==> sierra: inputs <==
// axi_stream_insert_header
module axi_stream_insert_header #(
    parameter DATA_WD = 32,
    parameter DATA_BYTE_WD = DATA_WD / 8,
    parameter BYTE_CNT_WD = $clog2(DATA_BYTE_WD)
) (
    input clk,
    input rst_n,
    input valid_in,
    input [DATA_WD-1 : 0] data_in,
    input [DATA_BYTE_WD-1 : 0] keep_in,
    input last_in,
    output ready_in,
    output valid_out,
    output [DATA_WD-1 : 0] data_out,
    output [DATA_BYTE_WD-1 : 0] keep_out,
    output last_out,
    input ready_out,
    input valid_insert,
    input [DATA_WD-1 : 0] header_insert,
    input [DATA_BYTE_WD-1 : 0] keep_insert,
    input [BYTE_CNT_WD : 0] byte_insert_cnt,
    output ready_insert
);
export LEC_CHECK = 0
export ABC_AREA = 0
export CAP_MARGIN = 20
export CELL_PAD_IN_SITES_DETAIL_PLACEMENT = 0
export CORE_MARGIN = 2
export CORE_UTILIZATION = 72
export CTS_CLUSTER_DIAMETER = 322
export CTS_CLUSTER_SIZE = 62
export GPL_ROUTABILITY_DRIVEN = 0
export HOLD_SLACK_MARGIN = 0.28
export SETUP_SLACK_MARGIN = 1.72
export SLEW_MARGIN = 20
create_clock -name core_clock -period 3.45 [get_ports {clk}]
run.sh (not shown) runs the stock make flow with config.mk's settings and CLKGATE_MAP_FILE=.
==> ember (differences from sierra) <==
--- a/flow/config.mk
+++ b/flow/config.mk
@@ -7,3 +7,3 @@
 export LEC_CHECK = 0
-export ABC_AREA = 0
+export ABC_AREA = 1
 export CAP_MARGIN = 20
@@ -11,8 +11,8 @@
 export CORE_MARGIN = 2
-export CORE_UTILIZATION = 72
-export CTS_CLUSTER_DIAMETER = 322
-export CTS_CLUSTER_SIZE = 62
-export GPL_ROUTABILITY_DRIVEN = 0
+export CORE_UTILIZATION = 71
+export CTS_CLUSTER_SIZE = 75
+export GPL_ROUTABILITY_DRIVEN = 1
 export HOLD_SLACK_MARGIN = 0.28
-export SETUP_SLACK_MARGIN = 1.72
+export PLACE_DENSITY_LB_ADDON = 0.02
+export SETUP_SLACK_MARGIN = 0.11
 export SLEW_MARGIN = 20
==> flow/constraint.sdc (replaced) <==
create_clock -name core_clock -period 3.39 [get_ports {clk}]
set_input_delay 0.6780 -clock core_clock [delete_from_list [all_inputs] [get_ports {clk}]]
set_output_delay 0.6780 -clock core_clock [all_outputs]
set_load 0.01 [all_outputs]
==> onyx (differences from sierra) <==
--- a/flow/config.mk
+++ b/flow/config.mk
@@ -7,3 +7,2 @@
 export LEC_CHECK = 0
-export ABC_AREA = 0
 export CAP_MARGIN = 20
@@ -12,7 +11,7 @@
 export CORE_UTILIZATION = 72
-export CTS_CLUSTER_DIAMETER = 322
-export CTS_CLUSTER_SIZE = 62
-export GPL_ROUTABILITY_DRIVEN = 0
-export HOLD_SLACK_MARGIN = 0.28
-export SETUP_SLACK_MARGIN = 1.72
+export CTS_CLUSTER_SIZE = 75
+export GPL_ROUTABILITY_DRIVEN = 1
+export HOLD_SLACK_MARGIN = -0.07
+export PLACE_DENSITY = 0.35
+export SETUP_SLACK_MARGIN = -0.06
 export SLEW_MARGIN = 20
==> flow/constraint.sdc (replaced) <==
create_clock -name core_clock -period 3.72 [get_ports {clk}]
set_input_delay 0.7440 -clock core_clock [delete_from_list [all_inputs] [get_ports {clk}]]
set_output_delay 0.7440 -clock core_clock [all_outputs]
set_load 0.01 [all_outputs]
==> notes <==
ember finished but failed the layout checks on setup timing. onyx completed, yet does not pass: setup timing. sierra did not get past 4_1_cts, error DPL-0038.
Synthesized cell count: onyx is smaller than ember (about 27%).
Between ember and onyx, the lower sequential power is in onyx (gap about 8%, measured against onyx).
Of onyx and ember, onyx has the higher non-clock buffer count (gap 3).
Of onyx and ember, onyx has the higher first-iteration DRC count (gap 9.5%, measured against ember).
In ember the sequential share of layout area is lower than in onyx, by 2.4 points.
Area after synthesis: onyx is smaller than ember (about 7%).
Of onyx and ember, ember has the higher total power (gap 19%, measured against ember).
In onyx the final area is smaller than in ember, by 6.6%.
Die area: ember is higher than onyx (about 9%).
Of ember and onyx, ember has the higher via count (gap about 17%, measured against onyx).

* * *

==> run E <==
axi_stream_insert_header again, from the RTL that the note above started with.
export LEC_CHECK = 0
export ABC_AREA = 1
export CAP_MARGIN = 25
export CELL_PAD_IN_SITES_DETAIL_PLACEMENT = 1
export CELL_PAD_IN_SITES_GLOBAL_PLACEMENT = 3
export CORE_MARGIN = 2
export CORE_UTILIZATION = 40
export CTS_CLUSTER_DIAMETER = 376
export CTS_CLUSTER_SIZE = 32
export GPL_ROUTABILITY_DRIVEN = 0
export GPL_TIMING_DRIVEN = 1
export HOLD_SLACK_MARGIN = 0.12
export MAX_ROUTING_LAYER = met5
export PLACE_DENSITY_LB_ADDON = 0.27
export SETUP_SLACK_MARGIN = -0.2
export SLEW_MARGIN = 5
export TNS_END_PERCENT = 10
create_clock -name core_clock -period 5.5 [get_ports {clk}]
==> run D (differences from run E) <==
- ABC_AREA: 1 -> default
- CAP_MARGIN: 25 -> 20
- CELL_PAD_IN_SITES_DETAIL_PLACEMENT: 1 -> default
- CELL_PAD_IN_SITES_GLOBAL_PLACEMENT: 3 -> default
- CORE_UTILIZATION: 40 -> 47
- CTS_CLUSTER_DIAMETER: 376 -> default
- CTS_CLUSTER_SIZE: 32 -> default
- GPL_ROUTABILITY_DRIVEN: 0 -> default
- GPL_TIMING_DRIVEN: 1 -> default
- HOLD_SLACK_MARGIN: 0.12 -> default
- MAX_ROUTING_LAYER: met5 -> default
- PLACE_DENSITY: default -> 0.6
- PLACE_DENSITY_LB_ADDON: 0.27 -> default
- SETUP_SLACK_MARGIN: -0.2 -> default
- SLEW_MARGIN: 5 -> 20
- TNS_END_PERCENT: 10 -> default
==> flow/constraint.sdc (replaced) <==
create_clock -name core_clock -period 4.76 [get_ports {clk}]
set_input_delay 0.9520 -clock core_clock [delete_from_list [all_inputs] [get_ports {clk}]]
set_output_delay 0.9520 -clock core_clock [all_outputs]
set_load 0.01 [all_outputs]
==> run R (differences from run E) <==
- CAP_MARGIN: 25 -> 30
- CELL_PAD_IN_SITES_DETAIL_PLACEMENT: 1 -> default
- CELL_PAD_IN_SITES_GLOBAL_PLACEMENT: 3 -> default
- CORE_UTILIZATION: 40 -> 70
- CTS_CLUSTER_DIAMETER: 376 -> default
- CTS_CLUSTER_SIZE: 32 -> default
- GPL_ROUTABILITY_DRIVEN: 0 -> default
- GPL_TIMING_DRIVEN: 1 -> default
- HOLD_SLACK_MARGIN: 0.12 -> default
- MAX_ROUTING_LAYER: met5 -> default
- PLACE_DENSITY: default -> 0.74
- PLACE_DENSITY_LB_ADDON: 0.27 -> default
- SETUP_SLACK_MARGIN: -0.2 -> default
- SLEW_MARGIN: 5 -> 20
- TNS_END_PERCENT: 10 -> default
==> flow/constraint.sdc (replaced) <==
create_clock -name core_clock -period 3.65 [get_ports {clk}]
set_input_delay 0.7300 -clock core_clock [delete_from_list [all_inputs] [get_ports {clk}]]
set_output_delay 0.7300 -clock core_clock [all_outputs]
set_load 0.01 [all_outputs]
==> notes <==
- Against run R, the register-to-register slack of run D is higher by 1100 ps.
- Clock skew: run R is higher than run D (1.4 ps).
- Of run R and run D, run R has the higher clock power (gap about 33%, measured against run D).
- Against run R, the final cell count of run D is lower by about 18%.
- Run R finished with negative setup slack left. Run D finished with timing, DRC and antenna clean. Run E aborted during global placement with FLW-0024.
- Between run D and run R, the lower global-route usage is in run D (gap 15 points).
- Of run R and run D, run R has the higher critical path depth (gap 3).
- Die area: run R < run D < run E.
- Between run R and run D, the lower worst setup slack is in run R (gap 260 ps).
- Against run D, the total power of run R is larger by 49%.
- Against run R, the non-clock buffer count of run D is lower by 9.

* * *

==> build 13: inputs <==
==> flow/design.v <==
module axi_stream_insert_header #(
    parameter DATA_WD = 32,
    parameter DATA_BYTE_WD = DATA_WD / 8,
    parameter BYTE_CNT_WD = $clog2(DATA_BYTE_WD)
) (
    input clk,
    input rst_n,
    input valid_in,
    input [DATA_WD-1 : 0] data_in,
    input [DATA_BYTE_WD-1 : 0] keep_in,
    input last_in,
    output ready_in,
    output valid_out,
    output [DATA_WD-1 : 0] data_out,
    output [DATA_BYTE_WD-1 : 0] keep_out,
    output last_out,
    input ready_out,
    input valid_insert,
    input [DATA_WD-1 : 0] header_insert,
    input [DATA_BYTE_WD-1 : 0] keep_insert,
    input [BYTE_CNT_WD : 0] byte_insert_cnt,
    output ready_insert
);
function [BYTE_CNT_WD:0]count_1;
    input [DATA_BYTE_WD-1:0] data_in;
    reg [BYTE_CNT_WD:0]cnt,n;
begin
    cnt=0;
    for (n=0;n<DATA_BYTE_WD; n=n+1) begin
        if(data_in[n])
            cnt = cnt+1'b1; 
            count_1 =cnt;
    end
end
endfunction
localparam IDEL = 4'b0001;
localparam HAEDER_INSERT = 4'b0010;
localparam WAIT = 4'b0100;
localparam IN_OUT = 4'b1000;
reg [3:0] current_state;
reg [3:0] next_state;
reg [BYTE_CNT_WD : 0] byte_insert_cnt_temp;
reg [DATA_BYTE_WD-1 : 0] keep_insert_temp;
reg [DATA_WD-1:0] mem [0:4];
reg [1:0] addr_in;
reg [1:0] addr_out;
reg[4:0] cnt_temp;
reg [DATA_BYTE_WD-1 : 0] keepin_last;
wire [BYTE_CNT_WD:0] keepin_last_count;
wire [4:0] out_cnt ;
reg [2*DATA_WD-1 : 0] data_out_reg;
reg [2*DATA_BYTE_WD-1 : 0] keep_out_reg;
reg last_out_reg;
reg [4:0]cnt_out_temp;
    assign keepin_last_count = count_1(keepin_last); 
    assign ready_in = (current_state == HAEDER_INSERT || current_state==IN_OUT)?1'b1:1'b0;
    assign ready_insert = (current_state == IDEL)?1'b1:1'b0;
    assign valid_out = (current_state == IN_OUT)?1'b1:1'b0;
    assign out_cnt = (keepin_last_count+byte_insert_cnt_temp>DATA_BYTE_WD)?cnt_temp+1'b1:cnt_temp; 
    always @(posedge clk or negedge rst_n) begin
        if(!rst_n)begin
            current_state <= IDEL;
        end else begin
            current_state <= next_state;
        end
    end
    always @(*) begin
        next_state = IDEL;
        case (current_state)
            IDEL:begin
                if(valid_insert && ready_insert) 
                    next_state = HAEDER_INSERT;
                else 
                    next_state = IDEL;     
            end
            HAEDER_INSERT:begin
                if(ready_out && addr_in == 2'd3) 
                    next_state = IN_OUT;
                else if(addr_in == 2'd3)
                    next_state = WAIT; 
                else
                    next_state = HAEDER_INSERT;     
            end
            WAIT:begin
                if(valid_in && ready_out) 
                    next_state = IN_OUT;
                else 
                    next_state = WAIT;     
            end
            IN_OUT:begin
                if(last_out) 
                    next_state = IDEL;
                else 
                    next_state = IN_OUT;     
            end
            default: next_state = IDEL;
        endcase    
    end
    always @(posedge clk or negedge rst_n) begin
        if(!rst_n)begin
            byte_insert_cnt_temp <= 'b0;
            keep_insert_temp <= 'b0;
        end else if(valid_insert && ready_insert) begin
            byte_insert_cnt_temp <= byte_insert_cnt; 
            keep_insert_temp <= keep_insert;
        end else begin
            byte_insert_cnt_temp <= byte_insert_cnt_temp;
            keep_insert_temp <= keep_insert_temp;
        end
    end
    integer k;
    always @(posedge clk or negedge rst_n) begin
        if(!rst_n)begin
            addr_in <= 2'd0;
            cnt_temp <= 5'b0;
            keepin_last <= 'b0; 
            for(k=0;k<=4;k=k+1) 
               mem[k] <= 32'b0;        
        end else if(valid_insert && ready_insert && addr_in==2'd0) begin 
            addr_in <= addr_in + 1'b1;
            mem[addr_in] <= header_insert;
            cnt_temp <= 5'b0;
            keepin_last <= 'b0;
        end else if (valid_in && ready_in && last_in) begin 
            addr_in <= addr_in + 1'b1;
            mem[addr_in] <= data_in;
            cnt_temp <= cnt_temp + 1'b1;
            keepin_last <= keep_in;
        end else if (valid_in && ready_in) begin 
            addr_in <= addr_in + 1'b1;
            mem[addr_in] <= data_in;
            cnt_temp <= cnt_temp + 1'b1;
            keepin_last <= keepin_last;
        end else begin
            addr_in <= addr_in;
            cnt_temp <= cnt_temp;
            keepin_last <= keepin_last;
        end
    end
    always @(posedge clk or negedge rst_n) begin
        if(!rst_n)begin
            data_out_reg <= 'b0;
            keep_out_reg <= 'b0;
            last_out_reg <= 1'b0;
            addr_out <= 'b0;
            cnt_out_temp <= 'b0;
        end else if((current_state==HAEDER_INSERT || current_state==WAIT) && next_state == IN_OUT) begin 
            data_out_reg <= {mem[addr_out],mem[addr_out+1]} << (DATA_BYTE_WD - byte_insert_cnt)*8;
            keep_out_reg <= {DATA_BYTE_WD{1'b1}};
            last_out_reg <= 1'b0;
            addr_out <= addr_out + 1'b1;
            cnt_out_temp <= cnt_out_temp+1'b1;
        end else if (valid_out && ready_out) begin
            data_out_reg <= {mem[addr_out],mem[addr_out+1]} << (DATA_BYTE_WD - byte_insert_cnt)*8; 
            addr_out <= addr_out + 1'b1;
            cnt_out_temp <= cnt_out_temp+1'b1;
            if (cnt_out_temp == out_cnt-1'b1) begin
            last_out_reg <= 1'b1;
            keep_out_reg <= {keep_insert_temp,keepin_last} << (DATA_BYTE_WD - byte_insert_cnt);            
            end else begin                                                                                                                                           
            last_out_reg <= 1'b0;
            keep_out_reg <= {DATA_BYTE_WD{1'b1}};               
            end
        end else begin
            data_out_reg <= data_out_reg;
            keep_out_reg <= keep_out_reg;
            last_out_reg <= 1'b0;
            addr_out <= 'b0;
            cnt_out_temp <= 'b0;
        end
    end
    assign data_out = data_out_reg[2*DATA_WD-1:DATA_WD];
    assign keep_out = (out_cnt == cnt_temp)?keep_out_reg[2*DATA_BYTE_WD-1:DATA_BYTE_WD]:keep_out_reg[DATA_BYTE_WD-1:0];
    assign last_out = last_out_reg;
endmodule
==> flow/run.sh <==
#!/bin/bash
# the make line also repeats each setting of config.mk as NAME=value (left out here)
make -C /OpenROAD-flow-scripts/flow DESIGN_CONFIG=/design/flow/config.mk WORK_HOME=/design/flow/orfs CLKGATE_MAP_FILE= finish
==> flow/config.mk <==
export PLATFORM = sky130hd
export DESIGN_NAME = axi_stream_insert_header
export DESIGN_NICKNAME = axi_stream_insert_header
export VERILOG_FILES = /design/flow/design.v
export SDC_FILE = /design/flow/constraint.sdc
export NUM_CORES = 4
export LEC_CHECK = 0
export CAP_MARGIN = 5
export CELL_PAD_IN_SITES_DETAIL_PLACEMENT = 1
export CORE_MARGIN = 7
export CORE_UTILIZATION = 24
export CTS_CLUSTER_SIZE = 98
export GPL_ROUTABILITY_DRIVEN = 0
export HOLD_SLACK_MARGIN = 0.28
export MAX_ROUTING_LAYER = met4
export MIN_ROUTING_LAYER = met1
export PLACE_DENSITY_LB_ADDON = 0.02
export SETUP_SLACK_MARGIN = 1.72
export SLEW_MARGIN = 20
==> flow/constraint.sdc <==
create_clock -name core_clock -period 6.2 [get_ports {clk}]
set_input_delay 1.2400 -clock core_clock [delete_from_list [all_inputs] [get_ports {clk}]]
set_output_delay 1.2400 -clock core_clock [all_outputs]
set_load 0.01 [all_outputs]
==> build 16 (differences from build 13) <==
- CAP_MARGIN: 5 -> 20
- CELL_PAD_IN_SITES_DETAIL_PLACEMENT: 1 -> 0
- CORE_UTILIZATION: 24 -> 40
- CTS_CLUSTER_DIAMETER: not set -> 333
- MAX_ROUTING_LAYER: met4 -> not set
- MIN_ROUTING_LAYER: met1 -> not set
- SETUP_SLACK_MARGIN: 1.72 -> not set
==> trial 6 (differences from build 13) <==
- ABC_AREA: not set -> 1
- CAP_MARGIN: 5 -> 20
- CELL_PAD_IN_SITES_DETAIL_PLACEMENT: 1 -> not set
- CORE_MARGIN: 7 -> 2
- CORE_UTILIZATION: 24 -> 68
- GPL_ROUTABILITY_DRIVEN: 0 -> not set
- HOLD_SLACK_MARGIN: 0.28 -> not set
- MAX_ROUTING_LAYER: met4 -> not set
- MIN_ROUTING_LAYER: met1 -> not set
- PLACE_DENSITY: not set -> 0.6
- PLACE_DENSITY_LB_ADDON: 0.02 -> not set
- SETUP_SLACK_MARGIN: 1.72 -> not set
==> flow/constraint.sdc (replaced) <==
create_clock -name core_clock -period 3.23 [get_ports {clk}]
set_input_delay 0.6460 -clock core_clock [delete_from_list [all_inputs] [get_ports {clk}]]
set_output_delay 0.6460 -clock core_clock [all_outputs]
set_load 0.01 [all_outputs]
==> trial 85 (differences from build 13) <==
- ABC_AREA: not set -> 1
- CAP_MARGIN: 5 -> 20
- CELL_PAD_IN_SITES_DETAIL_PLACEMENT: 1 -> 0
- CORE_MARGIN: 7 -> 2
- CORE_UTILIZATION: 24 -> 70
- CTS_CLUSTER_DIAMETER: not set -> 322
- CTS_CLUSTER_SIZE: 98 -> 62
- MAX_ROUTING_LAYER: met4 -> not set
- MIN_ROUTING_LAYER: met1 -> not set
- PLACE_DENSITY_LB_ADDON: 0.02 -> not set
==> flow/constraint.sdc (replaced) <==
create_clock -name core_clock -period 2.25 [get_ports {clk}]
set_input_delay 0.4500 -clock core_clock [delete_from_list [all_inputs] [get_ports {clk}]]
set_output_delay 0.4500 -clock core_clock [all_outputs]
set_load 0.01 [all_outputs]
==> results <==
quantity                                                              trial 6                 build 16                 build 13                trial 85
Reg-to-reg slack, setup                                              -0.27 ns                  2.26 ns                  2.38 ns                       -
Endpoint of the most critical register-to-register path       keep_out_reg[0]          keep_out_reg[3]             last_out_reg                       -
Pin count of the biggest net entering global routing                       81                      156                      107                       -
Sink of the worst hold path                                                 -          keep_out_reg[7]         data_out_reg[52]                       -
Worst path required time                                              2.58 ns                  4.96 ns                  4.96 ns                       -
Cell count after synthesis                                               1737                     1276                     1276                    1737
Highest routed metal layer                                               met4                     met4                     met4                       -
Vias per inst                                                            6.32                     5.96                     5.28                       -
Mux area share                                                        0.00418                   0.0691                   0.0691                 0.00418
Setup repair after global routing missed its margin                       yes                       no                      yes                       -
Kind of launch point of the worst setup path                             flop                     flop                     flop                       -
Status                                                        failed layout checks  complete, no violations  complete, no violations  stopped before the end
Stage where the flow stopped                                                -                        -                        -    clock tree synthesis
Reasons for failing layout checks                        negative setup slack                        -                        -                       -
Routed WL per cell                                                    19.2 um                  22.5 um                  24.7 um                       -
Ratio of total power to cell area                                1150 nW/um^2              560 nW/um^2              592 nW/um^2                       -
Actual transition at the worst max-transition pin                    0.704 ns                  1.01 ns                  1.14 ns                       -
Antenna violations before repair                                            0                        0                        1                       -
Logic gate share of total power                                         0.603                    0.542                    0.573                       -
Power is estimated from default activity; no workload was simulated.
